lagoon:
==> flow/design.v <==
`timescale 1ns/1ps
module dut #(
    parameter int DATAW = 16
)(
    input  wire                 clk,
    input  wire                 rst_n,
    input  wire                 in_valid,
    output wire                 in_ready,
    input  wire signed [DATAW-1:0] in_data,
    output reg                  out_valid,
    input  wire                 out_ready,
    output reg signed [2*DATAW-1:0] out_data
);
    assign in_ready = rst_n && (!out_valid || out_ready);
    always @(posedge clk or negedge rst_n) begin
        if (!rst_n) begin
            out_valid <= 1'b0;
            out_data  <= '0;
        end else begin
            if (in_valid && in_ready) begin
                out_data  <= in_data * in_data;  
                out_valid <= 1'b1;
            end else if (out_valid && out_ready) begin
                out_valid <= 1'b0;
            end
        end
    end
endmodule
clock: 6.88 ns
lec_check: 0
abc_area: 0
cap_margin: 35
cell_pad_in_sites_detail_placement: 0
core_aspect_ratio: 1.41
core_margin: 2
core_utilization: 57
cts_cluster_diameter: 392
gpl_routability_driven: 1
gpl_timing_driven: 1
place_density: 0.35
setup_slack_margin: 0.76
slew_margin: 10
tns_end_percent: 45
run.sh (not shown) runs the stock make flow with config.mk's settings and CLKGATE_MAP_FILE=.
Looking at the reports, lagoon completed the entire flow and the layout it produced met the timing, design-rule and antenna checks.
> inputs changed (lagoon -> amber)
# lagoon
export LEC_CHECK = 0
export ABC_AREA = 0
export CAP_MARGIN = 35
export CELL_PAD_IN_SITES_DETAIL_PLACEMENT = 0
export CORE_ASPECT_RATIO = 1.41
export CORE_MARGIN = 2
export CORE_UTILIZATION = 57
export CTS_CLUSTER_DIAMETER = 392
export GPL_ROUTABILITY_DRIVEN = 1
export GPL_TIMING_DRIVEN = 1
export PLACE_DENSITY = 0.35
export SETUP_SLACK_MARGIN = 0.76
export SLEW_MARGIN = 10
export TNS_END_PERCENT = 45
create_clock -name core_clock -period 6.88 [get_ports {clk}]
# amber
export LEC_CHECK = 0
export ABC_AREA = 0
export CAP_MARGIN = 35
export CELL_PAD_IN_SITES_DETAIL_PLACEMENT = 0
export CORE_ASPECT_RATIO = 1.92
export CORE_MARGIN = 2
export CORE_UTILIZATION = 28
export CTS_CLUSTER_DIAMETER = 392
export GPL_ROUTABILITY_DRIVEN = 1
export GPL_TIMING_DRIVEN = 0
export PLACE_DENSITY = 0.92
export SETUP_SLACK_MARGIN = 0.76
export SLEW_MARGIN = 10
export TNS_END_PERCENT = 45
create_clock -name core_clock -period 12.4 [get_ports {clk}]
==> comparison <==
Cells: amber has fewer instances than lagoon
On register-to-register slack, the higher figure sits with amber, not lagoon.
amber vs lagoon: placement row count up in amber
In the flow results for amber and lagoon, the post-route clock period utilization is larger on lagoon.
In amber, the smallest hold slack came out 0.015 ns above the value in lagoon.
Against lagoon, number of filler cells placed in the layout in amber rose by more than 100%.
Input changes introduced in raven (baseline for comparison: amber):
# amber
export LEC_CHECK = 0
export ABC_AREA = 0
export CAP_MARGIN = 35
export CELL_PAD_IN_SITES_DETAIL_PLACEMENT = 0
export CORE_ASPECT_RATIO = 1.92
export CORE_MARGIN = 2
export CORE_UTILIZATION = 28
export CTS_CLUSTER_DIAMETER = 392
export GPL_ROUTABILITY_DRIVEN = 1
export GPL_TIMING_DRIVEN = 0
export PLACE_DENSITY = 0.92
export SETUP_SLACK_MARGIN = 0.76
export SLEW_MARGIN = 10
export TNS_END_PERCENT = 45
create_clock -name core_clock -period 12.4 [get_ports {clk}]
# raven
export LEC_CHECK = 0
export ABC_AREA = 0
export CAP_MARGIN = 35
export CELL_PAD_IN_SITES_DETAIL_PLACEMENT = 0
export CORE_ASPECT_RATIO = 1.41
export CORE_MARGIN = 2
export CORE_UTILIZATION = 65
export CTS_CLUSTER_DIAMETER = 29
export GPL_ROUTABILITY_DRIVEN = 1
export GPL_TIMING_DRIVEN = 1
export SETUP_SLACK_MARGIN = 0.76
export SLEW_MARGIN = 10
export TNS_END_PERCENT = 45
create_clock -name core_clock -period 6.88 [get_ports {clk}]
Findings:
- Standard cell area after detailed placement: raven vs amber up 10%
- raven vs. amber: via count moved up, core utilization went up 58 points, cell count lost about 3.5%, combinational share of cell area lower.
- Global routing met3 resource utilization delta for raven relative to amber: 4.5 points higher
- Looking only at number of global-route vias before repair, and setting everything else aside, the lower value of raven and amber goes to amber.
- CTS clock-pin slew for the worst setup and hold paths: amber vs raven, no meaningful difference
- Changes observed in raven relative to amber: total number of cells along the worst setup path went up; worst setup slack went down.
The following lists how willow was set up differently from raven:
# raven
export LEC_CHECK = 0
export ABC_AREA = 0
export CAP_MARGIN = 35
export CELL_PAD_IN_SITES_DETAIL_PLACEMENT = 0
export CORE_ASPECT_RATIO = 1.41
export CORE_MARGIN = 2
export CORE_UTILIZATION = 65
export CTS_CLUSTER_DIAMETER = 29
export GPL_ROUTABILITY_DRIVEN = 1
export GPL_TIMING_DRIVEN = 1
export SETUP_SLACK_MARGIN = 0.76
export SLEW_MARGIN = 10
export TNS_END_PERCENT = 45
create_clock -name core_clock -period 6.88 [get_ports {clk}]
# willow
export LEC_CHECK = 0
export CAP_MARGIN = 20
export CORE_MARGIN = 2
export CORE_UTILIZATION = 68
export PLACE_DENSITY = 0.6
export SLEW_MARGIN = 20
create_clock -name core_clock -period 6.47 [get_ports {clk}]
==> results <==
- willow vs raven on count of buffers not belonging to the clock network in the layout: willow is the higher one.
- The higher highest net fanout along the worst path came out of willow.
- willow: complete, dirty (negative setup slack)
- Going from raven to willow, core utilization grows by 5.5 points.
- On willow: worst setup slack before clock tree synthesis is 0.37 ns lower than what raven gave.
For juniper, these inputs were changed with respect to willow:
# willow
export LEC_CHECK = 0
export CAP_MARGIN = 20
export CORE_MARGIN = 2
export CORE_UTILIZATION = 68
export PLACE_DENSITY = 0.6
export SLEW_MARGIN = 20
create_clock -name core_clock -period 6.47 [get_ports {clk}]
# juniper
export LEC_CHECK = 0
export CAP_MARGIN = 20
export CORE_MARGIN = 2
export CORE_UTILIZATION = 56
export PLACE_DENSITY = 0.6
export SLEW_MARGIN = 40
create_clock -name core_clock -period 7.5 [get_ports {clk}]
[summary]
juniper: PASS, flow complete, no timing, DRC or antenna violations. Number of nets in the layout went down by a little under 10% going from willow to juniper. Measured against each other, juniper and willow differ in clock-buffer cell count, the lower figure coming from willow. Taking willow as the reference, in juniper instance area after placement went down about 6%, final area went down about 14%, slew at the pin with the worst max-slew slack went down 0.23 ns, final estimated routing congestion in global placement went up 0.013.

---

// dut: RTL as listed in full above, without the edits since
clock: 6.54 ns
lec_check: 0
abc_area: 0
cap_margin: 0
cell_pad_in_sites_detail_placement: 0
core_aspect_ratio: 0.85
core_margin: 2
core_utilization: 68
cts_cluster_diameter: 29
cts_cluster_size: 90
gpl_routability_driven: 1
gpl_timing_driven: 1
setup_slack_margin: 0.76
slew_margin: 10
tns_end_percent: 5
The baseline reached the layout checks and failed them: setup timing.
Change:
Settings changed: ABC_AREA 0 to not set, CAP_MARGIN 0 to 20, CELL_PAD_IN_SITES_DETAIL_PLACEMENT 0 to not set, CORE_ASPECT_RATIO 0.85 to not set, CORE_UTILIZATION 68 to 72, CTS_CLUSTER_DIAMETER 29 to not set, CTS_CLUSTER_SIZE 90 to not set, GPL_ROUTABILITY_DRIVEN 1 to not set, GPL_TIMING_DRIVEN 1 to not set, PLACE_DENSITY set to 0.6, SETUP_SLACK_MARGIN 0.76 to not set, SLEW_MARGIN 10 to 20.
Clock period 6.54 ns to 5.52 ns, I/O delays scaled along.
Result:
- This time the run never finished: it broke off in clock tree synthesis (4_1_cts) on DPL-0033
- die area decreases by 5.4%
- synthesized cell count does not change
- area after synthesis does not change
Change:
Settings changed: PLACE_DENSITY 0.6 to not set, PLACE_DENSITY_LB_ADDON set to 0.27, TNS_END_PERCENT 5 to not set.
Clock period 5.52 ns to 7.0 ns, I/O delays scaled along.
Result: With this change the flow finished with setup timing left; synthesized area does not change; die area stays the same; synthesized cell count does not change.
Change:
Settings changed: CORE_UTILIZATION 72 to 70, PLACE_DENSITY_LB_ADDON 0.27 to not set, SETUP_SLACK_MARGIN set to -0.15.
Clock period 7.0 ns to 6.26 ns, I/O delays scaled along.
The new run reached the layout checks and failed them: setup timing.
Global-route usage climbs by 2.8 points.
Non-clock buffer count is higher by 69.
Design area went up by 8.7%.
Flip-flop count does not change.
Worst setup slack loses 0.39 ns.
Change:
Settings changed: CORE_UTILIZATION 70 to 40, PLACE_DENSITY set to 0.6, SETUP_SLACK_MARGIN -0.15 to -0.53.
Clock period 6.26 ns to 7.29 ns, I/O delays scaled along.
Result: The changed run went through all stages and came out clean; area after synthesis stays the same; worst setup slack improved by 0.81 ns; first-iteration DRC count came out lower by well over a third; hold slack stays flat; wire length drops by well over a third; die size climbs by well over a third.

---

## oak
Starts from the design.v that is shown in full above.
clock: 7.5 ns
lec_check: 0
cap_margin: 20
cell_pad_in_sites_global_placement: 1
core_margin: 6
core_utilization: 19
cts_cluster_diameter: 87
gpl_routability_driven: 0
gpl_timing_driven: 0
slew_margin: 5
Both conditions hold for oak: the flow ran to the end and the final layout passed the timing, design-rule and antenna checks.
The inputs of pine differ from those of oak as listed below.
Settings: an added CTS_CLUSTER_SIZE of 98; a change of CORE_UTILIZATION from 19 to 68; an added TNS_END_PERCENT of 15; a change of CTS_CLUSTER_DIAMETER from 87 to 336; an added SETUP_SLACK_MARGIN of -0.66; a change of SLEW_MARGIN from 5 to 20; a change of CORE_MARGIN from 6 to 2; a deleted GPL_TIMING_DRIVEN that had been 0; a change of CELL_PAD_IN_SITES_GLOBAL_PLACEMENT from 1 to 0; an added PLACE_DENSITY of 0.42; a deleted GPL_ROUTABILITY_DRIVEN that had been 0.
==> comparison <==
- Detailed-placement wirelength estimate is higher on oak
- Buffer and inverter count on the worst path (pine over oak): decrease, 1
- Compared to oak, pine has count of plain and timing-repair buffers in the layout 44 higher.
- Final instance count without filler cells: pine < oak
- [pine vs oak] utilization: higher in pine
- [diff] chip area, pine relative to oak: improvement
- | arrival time at the worst endpoint | pine vs oak | 0.04 ns lower |
What birch does differently from pine at the input level:
Settings: CELL_PAD_IN_SITES_GLOBAL_PLACEMENT now 3, was 0; PLACE_DENSITY now 0.57, was 0.42; TNS_END_PERCENT no longer set, was 15; CTS_CLUSTER_SIZE now 41, was 98; CORE_UTILIZATION now 40, was 68.
Findings:
Higher iteration-0 DRC count of the detailed router among birch and pine: pine
On combinational cell area excluding buffers and inverters, birch and pine are neck and neck.
Between birch and pine, the number of standard cells in the final layout excluding fillers is higher for birch.
Diff birch..pine | number of enable-type register cells in the synthesized netlist | unchanged
Row register fraction of the total cell area: birch lower / pine higher
## Diff of input files: maple against birch
Settings: CTS_CLUSTER_DIAMETER no longer set, was 336; CORE_UTILIZATION now 65, was 40; PLACE_DENSITY now 0.6, was 0.57; CTS_CLUSTER_SIZE no longer set, was 41; CELL_PAD_IN_SITES_GLOBAL_PLACEMENT no longer set, was 3; SETUP_SLACK_MARGIN now 1.12, was -0.66; TNS_END_PERCENT now 5, previously not set.
## What came out
[compare] base=birch new=maple: insertion delay to the later sink of the worst-skew pair saw little to no change, total number of vias saw an increase, vertical extent of the die saw a decrease. Per the comparison of maple with birch, upper clock frequency limit now larger.
Input-level comparison between cedar and maple:
Settings: setting PLACE_DENSITY_LB_ADDON to 0.3 for the first time; setting HOLD_SLACK_MARGIN to 0.06 for the first time; changing TNS_END_PERCENT from 5 to 20; setting CTS_CLUSTER_SIZE to 100 for the first time; changing SETUP_SLACK_MARGIN from 1.12 to -0.75; setting CTS_CLUSTER_DIAMETER to 379 for the first time; removing PLACE_DENSITY (formerly 0.6); changing SLEW_MARGIN from 20 to 0; setting CORE_ASPECT_RATIO to 0.5 for the first time; changing CORE_UTILIZATION from 65 to 40.
Notes after the runs:
On logic share of the area: cedar sits below maple. From maple to cedar the numbers moved as follows: total of plain and repair buffers excluding clock buffers now sits lower; die size now sits higher. Post-route clock skew across maple and cedar: no real change.

---

// dut: RTL as listed in full above, without the edits since
Settings: LEC_CHECK=0, CAP_MARGIN=20, CORE_MARGIN=2, CORE_UTILIZATION=40, CTS_CLUSTER_SIZE=100, PLACE_DENSITY=0.6, SETUP_SLACK_MARGIN=-0.52, SLEW_MARGIN=0; clock period 7.5 ns.
Next try:
CELL_PAD_IN_SITES_GLOBAL_PLACEMENT = 3   (was not set)
CTS_CLUSTER_DIAMETER = 395   (was not set)
PLACE_DENSITY = 0.57   (was 0.6)
SETUP_SLACK_MARGIN = -0.66   (was -0.52)
SLEW_MARGIN = 20   (was 0)
TNS_END_PERCENT = 5   (was not set)
What happened:
- die area does not change
- fmax is about the same
- via count went up by 1.0%
- non-clock buffer count is higher by 33
- worst setup slack got worse by 0.011 ns
- routed wire length rose by 12%
- hold slack degrades by 0.0031 ns
- area after synthesis is unchanged
Next try:
CORE_MARGIN = 7   (was 2)
CTS_CLUSTER_DIAMETER = 336   (was 395)
CTS_CLUSTER_SIZE = 41   (was 100)
PLACE_DENSITY = 0.35   (was 0.57)
TNS_END_PERCENT = 20   (was 5)
What happened:
- global-route usage decreases by 2.4 points
- routed wire length increases by 1.5%
- clock-buffer cell count increases by 2
- fmax decreases by about 1.2%
- core utilization increases by 0.22 points
- first-iteration DRC count decreases by about 27%
Next try:
CELL_PAD_IN_SITES_GLOBAL_PLACEMENT = not set   (was 3)
CORE_MARGIN = 2   (was 7)
CORE_UTILIZATION = 19   (was 40)
CTS_CLUSTER_DIAMETER = not set   (was 336)
CTS_CLUSTER_SIZE = not set   (was 41)
GPL_ROUTABILITY_DRIVEN = 0   (was not set)
GPL_TIMING_DRIVEN = 0   (was not set)
PLACE_DENSITY = not set   (was 0.35)
SETUP_SLACK_MARGIN = not set   (was -0.66)
TNS_END_PERCENT = not set   (was 20)
Via count is higher slightly.
Hold slack barely changes.
Count of clock-buffer cells in the layout is lower by 1.
Setup slack improved by 0.11 ns.
Die area is higher by well over a third.
Wire length is higher slightly.
Cell count is higher by about a fifth.
Area after synthesis is unchanged.
Synthesized cell count is unchanged.
Fmax is higher slightly.
Flip-flop count is unchanged.

---

Starts from the design.v that is shown in full above.
==> flow/config.mk <==
export PLATFORM = sky130hd
export DESIGN_NAME = dut
export DESIGN_NICKNAME = dut
export VERILOG_FILES = /design/flow/design.v
export SDC_FILE = /design/flow/constraint.sdc
export NUM_CORES = 4
export LEC_CHECK = 0
export CAP_MARGIN = 20
export CORE_MARGIN = 2
export CORE_UTILIZATION = 65
export PLACE_DENSITY = 0.6
export SLEW_MARGIN = 20
==> flow/constraint.sdc <==
create_clock -name core_clock -period 6.23 [get_ports {clk}]
set_input_delay 1.2460 -clock core_clock [delete_from_list [all_inputs] [get_ports {clk}]]
set_output_delay 1.2460 -clock core_clock [all_outputs]
set_load 0.01 [all_outputs]
The baseline ran to the end with violations: negative setup slack.
Change:
--- a/flow/config.mk
+++ b/flow/config.mk
@@ -10 +10 @@
-export CORE_UTILIZATION = 65
+export CORE_UTILIZATION = 40
==> flow/constraint.sdc (replaced) <==
create_clock -name core_clock -period 7.29 [get_ports {clk}]
set_input_delay 1.4580 -clock core_clock [delete_from_list [all_inputs] [get_ports {clk}]]
set_output_delay 1.4580 -clock core_clock [all_outputs]
set_load 0.01 [all_outputs]
With this change the flow finished clean. Setup slack gets better by 700 ps. First-iteration DRC count fell by well over a third. Cell area fell by about a fifth. Synthesized area does not change. Wire length fell by a quarter to a third. Clock-buffer cell count rose by 1. Utilization fell by 44 points. Cell count fell slightly.
